==> flow/design.v (excerpt) <==
module enduro_video(iRST_n,
                    iVGA_CLK,
                    show_cars,
                    car_user_x,
                    car2_x,
                    car2_y,
                    car3_x,
                    car3_y,
                    oBLANK_n,
                    oHS,
                    oVS,
                    b_data,
                    g_data,
                    r_data);
Size: ~3400 cells after synthesis, roughly 53 flip-flops, roughly 80 I/O pins.
clock: 6.15 ns
lec_check: 0
cap_margin: 15
core_margin: 2
core_utilization: 72
place_density: 0.66
setup_slack_margin: 0.77
slew_margin: 20
run.sh (not shown) runs the stock make flow with config.mk's settings and CLKGATE_MAP_FILE=.
The baseline finished with setup timing left.
Rerun with:
CAP_MARGIN = 20   (was 15)
CORE_UTILIZATION = 69   (was 72)
CTS_CLUSTER_SIZE = 99   (was default)
PLACE_DENSITY = default   (was 0.66)
SETUP_SLACK_MARGIN = default   (was 0.77)
clock period = 13.3 ns   (was 6.15 ns; I/O delays follow)
=>
- Now the flow passed the timing, design-rule and antenna checks
- non-clock buffer count fell by 344
- sequential share of layout area grows by 0.54 points
- global-route usage came out lower by 6.1 points
Rerun with:
CORE_UTILIZATION = 38   (was 69)
CTS_CLUSTER_DIAMETER = 380   (was default)
CTS_CLUSTER_SIZE = 100   (was 99)
HOLD_SLACK_MARGIN = 0.23   (was default)
clock period = 15.0 ns   (was 13.3 ns; I/O delays follow)
Routed wire length is lower slightly.
Setup slack is better by 1500 ps.
Synthesized area does not change.
First-iteration DRC count decreases by roughly a tenth.
Global-route usage drops by 19 points.
Worst hold slack stays flat.
Design area rises by a few percent.
Rerun with:
CELL_PAD_IN_SITES_GLOBAL_PLACEMENT = 3   (was default)
CORE_UTILIZATION = 40   (was 38)
CTS_CLUSTER_DIAMETER = 398   (was 380)
HOLD_SLACK_MARGIN = default   (was 0.23)
What happened: Routed wire length went up by 16%. Global-route usage went up by 5.4 points. Core utilization went up by 2.4 points.

========
Starting RTL as in the previous note.
## enduro_video
module enduro_video(iRST_n,
                    iVGA_CLK,
                    show_cars,
                    car_user_x,
                    car2_x,
                    car2_y,
                    car3_x,
                    car3_y,
                    oBLANK_n,
                    oHS,
                    oVS,
                    b_data,
                    g_data,
                    r_data);
make LEC_CHECK=0 CAP_MARGIN=5 CORE_MARGIN=2 CORE_UTILIZATION=72 CTS_CLUSTER_DIAMETER=26 CTS_CLUSTER_SIZE=41 HOLD_SLACK_MARGIN=-0.04 PLACE_DENSITY=0.37 SETUP_SLACK_MARGIN=0.82 SLEW_MARGIN=10 finish   # period 6.32 ns
The first run finished but fails on negative setup slack.
==> next run, changes <==
Settings changed: CAP_MARGIN 5 to 20, CORE_UTILIZATION 72 to 66, CTS_CLUSTER_DIAMETER 26 to not set, CTS_CLUSTER_SIZE 41 to not set, HOLD_SLACK_MARGIN -0.04 to not set, PLACE_DENSITY 0.37 to not set, SETUP_SLACK_MARGIN 0.82 to not set, SLEW_MARGIN 10 to 20.
Clock period 6.32 ns to 9.88 ns, I/O delays scaled along.
Result:
- With this change the flow went through all stages and came out clean
- die size went up by 8.9%
- sequential cell count stays the same
- synthesized area stays the same
- final cell count is lower by 6.5%
- clock power came out lower by 32%
- worst setup slack improved by 1.8 ns
- utilization decreases by 15 points
- power drops by 39%
- via count came out lower by 9.2%
- global-route usage falls by 7.0 points
- wire length falls by 7.5%
==> next run, changes <==
Settings changed: CORE_UTILIZATION 66 to 49.
Clock period 9.88 ns to 8.67 ns, I/O delays scaled along.
After rerunning:
- via count falls by 3.4%
- setup slack is worse by 0.71 ns
- wire length rises by 3.6%
==> next run, changes <==
Settings changed: CORE_UTILIZATION 49 to 72, CTS_CLUSTER_DIAMETER set to 273, CTS_CLUSTER_SIZE set to 98.
Clock period 8.67 ns to 15.0 ns, I/O delays scaled along.
Setup slack improved by 5.5 ns.
Clock skew increases by 0.0034 ns.
Final cell count decreases by 6.0%.
Total power decreases by 42%.
Area after synthesis does not change.
Die area decreases by 31%.
Design area decreases by 1.9%.
Via count increases by 5.0%.
Clock-buffer cell count stays the same.

========
== exp/amber ==
enduro_video again, from the RTL that the note above started with.
==> flow/config.mk <==
export PLATFORM = sky130hd
export DESIGN_NAME = enduro_video
export DESIGN_NICKNAME = enduro_video
export VERILOG_FILES = /design/flow/design.v
export SDC_FILE = /design/flow/constraint.sdc
export NUM_CORES = 4
export LEC_CHECK = 0
export ABC_AREA = 1
export CAP_MARGIN = 20
export CORE_ASPECT_RATIO = 0.5
export CORE_MARGIN = 2
export CORE_UTILIZATION = 72
export CTS_CLUSTER_DIAMETER = 400
export CTS_CLUSTER_SIZE = 99
export SLEW_MARGIN = 20
export TNS_END_PERCENT = 5
==> flow/constraint.sdc <==
create_clock -name core_clock -period 9.83 [get_ports {iVGA_CLK}]
set_input_delay 1.9660 -clock core_clock [delete_from_list [all_inputs] [get_ports {iVGA_CLK}]]
set_output_delay 1.9660 -clock core_clock [all_outputs]
set_load 0.01 [all_outputs]
Edits applied to the flow inputs when going from exp/amber to exp/harbor:
Settings: removing ABC_AREA (formerly 1); removing CORE_ASPECT_RATIO (formerly 0.5); removing CTS_CLUSTER_SIZE (formerly 99); removing CTS_CLUSTER_DIAMETER (formerly 400); removing TNS_END_PERCENT (formerly 5); changing CORE_UTILIZATION from 72 to 40; changing the clock period (ns, I/O delays scaled along) from 9.83 to 15.0.
Notes after the runs:
The final reports for exp/harbor and exp/amber show sequential share of cell area lower in the former. exp/harbor — post-route non-filler standard cell count about 1.8% higher, exp/amber as reference. For exp/harbor, the beginning of the critical path was car2_x[3], unlike exp/amber, where it was ADDR[16]. exp/harbor vs exp/amber — yosys-reported design area after synthesis rose about 6%. From exp/amber to exp/harbor the numbers moved as follows: via total after detailed routing now smaller; post-route worst setup slack now larger.
--- input diff exp/harbor..exp/ember ---
Settings: an added PLACE_DENSITY of 0.83; an added CTS_CLUSTER_DIAMETER of 285; an added ABC_AREA of 1; an added CTS_CLUSTER_SIZE of 100; an added HOLD_SLACK_MARGIN of 0.23; a change of CORE_UTILIZATION from 40 to 38.
--- outcome ---
Compared with exp/harbor, the detailed router inserted more vias in exp/ember. Final cycle utilization of the critical path in exp/ember is 16 points higher than in exp/harbor. Placed cell area shrinks by a few percent when moving from exp/harbor to exp/ember. Compared with exp/harbor, in exp/ember total met3 wirelength after detailed routing went up by 69%, power spent charging and discharging nets went up by 0.018 mW.

========
Setup of v42:
Starting RTL as in the previous note.
Settings: LEC_CHECK=0, CAP_MARGIN=20, CORE_MARGIN=2, CORE_UTILIZATION=72, CTS_CLUSTER_DIAMETER=28, CTS_CLUSTER_SIZE=23, HOLD_SLACK_MARGIN=-0.08, PLACE_DENSITY_LB_ADDON=0.24, SETUP_SLACK_MARGIN=1.75, SLEW_MARGIN=0; clock period 7.27 ns.
diff inputs: v42 => v54
- CORE_ASPECT_RATIO: unset -> 0.88
- SETUP_SLACK_MARGIN: 1.75 -> unset
- CTS_CLUSTER_DIAMETER: 28 -> unset
- CTS_CLUSTER_SIZE: 23 -> 14
- the clock period (ns, I/O delays scaled along): 7.27 -> 5.9
### Flow results
Summary of v54 over v42: number of gates resized after CTS picked up an extra 41, die outline height lost 6.1%, cell area after placement picked up an extra 6.9%, die area neither gained nor lost much, half-perimeter wire length after placement picked up an extra 5.6%. Seen in the log of v54: GRT-0232 during global routing, after which the run never completed. Going from v42 to v54, post-synthesis share of cell area spent on full adders, half adders and majority gates stayed essentially flat, worst slack after detailed placement fell by 1.26 ns, placed instance count rose by 250.
diff inputs: v54 => v29
- PLACE_DENSITY now 0.37, previously not set
- SETUP_SLACK_MARGIN now 1.72, previously not set
- CTS_CLUSTER_SIZE no longer set, was 14
- CTS_CLUSTER_DIAMETER now 27, previously not set
- CORE_ASPECT_RATIO no longer set, was 0.88
- PLACE_DENSITY_LB_ADDON no longer set, was 0.24
- SLEW_MARGIN now 20, was 0
- the clock period (ns, I/O delays scaled along) now 6.92, was 5.9
Findings:
v29 was carried through to the last stage, and its layout satisfied the timing, design-rule and antenna checks. In v29, the initial cell density of the core came out 0.82 points below the value in v54. The number of cells in the yosys synthesis report of v29 and that of v54 are within noise of each other. In the flow results for v29 and v54, the placed cell count is smaller on v29. Compared with v54, in v29 horizontal die dimension fell by about 6%; die height rose by about 6.5%.
Setup changes, v29 to v33
- PLACE_DENSITY: 0.37 -> unset
- CTS_CLUSTER_SIZE: unset -> 23
- SETUP_SLACK_MARGIN: 1.72 -> unset
- CTS_CLUSTER_DIAMETER: 27 -> unset
- PLACE_DENSITY_LB_ADDON: unset -> 0.24
- the clock period (ns, I/O delays scaled along): 6.92 -> 5.9
Notes after the runs:
v33 finished every stage; the final checks, however, were not passed, the failures being setup timing.
Of the two values seen for uppermost layer routed, met4 was produced by v33 and met5 by v29.
Global-route wire length before repair (lower): v29
The master of the slowest instance on the critical path comes out sky130_fd_sc_hd__or4_4 in one run and sky130_fd_sc_hd__a311o_1 in the other, namely in v33 and v29 respectively.
v33 vs v29 on core utilization: v33 is the higher one.
Final setup slack of the worst path: v33 worse than v29
For combined flip-flop and latch cell area, v29 and v33 come out practically identical.
Looking at power dissipated in the clock network, v33 sits 19% higher than v29 does.

========
Starting RTL as in the previous note.
make LEC_CHECK=0 CAP_MARGIN=15 CORE_MARGIN=2 CORE_UTILIZATION=72 CTS_CLUSTER_DIAMETER=29 PLACE_DENSITY=0.37 SETUP_SLACK_MARGIN=0.77 SLEW_MARGIN=20 finish   # period 6.15 ns
The baseline finished but failed the layout checks on negative setup slack.
Edit:
Settings changed: CAP_MARGIN 15 to 20, CORE_UTILIZATION 72 to 40, CTS_CLUSTER_DIAMETER 29 to not set, PLACE_DENSITY 0.37 to not set, SETUP_SLACK_MARGIN 0.77 to not set.
Clock period 6.15 ns to 8.67 ns, I/O delays scaled along.
The new run passed the timing, design-rule and antenna checks.
Setup slack gains 1.4 ns.
Global-route usage is lower by 24 points.
Final area drops by about 10%.
Combinational power drops by about 36%.
Total power goes down by 34%.
Synthesized cell count stays the same.
Final cell count grows by about 1.4%.
Sequential share of layout area rises by 0.43 points.
Flip-flop count is unchanged.
Non-clock buffer count goes down by 322.
Wire length drops by about 10%.
Edit:
Settings changed: CTS_CLUSTER_DIAMETER set to 397, CTS_CLUSTER_SIZE set to 100, SETUP_SLACK_MARGIN set to 4.46.
Clock period 8.67 ns to 15.0 ns, I/O delays scaled along.
Die area does not change.
Setup slack improved by 5.7 ns.
Final area is lower slightly.
Non-clock buffer count went down by 17.
Wire length is about the same.
Flip-flop count is unchanged.
Hold slack is about the same.
Utilization drops by 0.23 points.
Sequential power fell by well over a third.
Area after synthesis is unchanged.
Critical path depth goes down by 7.
Edit:
Settings changed: ABC_AREA set to 0, CORE_UTILIZATION 40 to 26, CTS_CLUSTER_DIAMETER 397 to 296, HOLD_SLACK_MARGIN set to 0.23, PLACE_DENSITY set to 0.83, SETUP_SLACK_MARGIN 4.46 to not set.
After rerunning:
- synthesized cell count does not change
- combinational power rises slightly
- setup slack got worse by 0.27 ns
- global-route usage is lower by 9.4 points
- power stays flat
- area after synthesis does not change
- design area increases by a few percent
- routed wire length decreases slightly
Power is estimated from default activity; no workload was simulated.
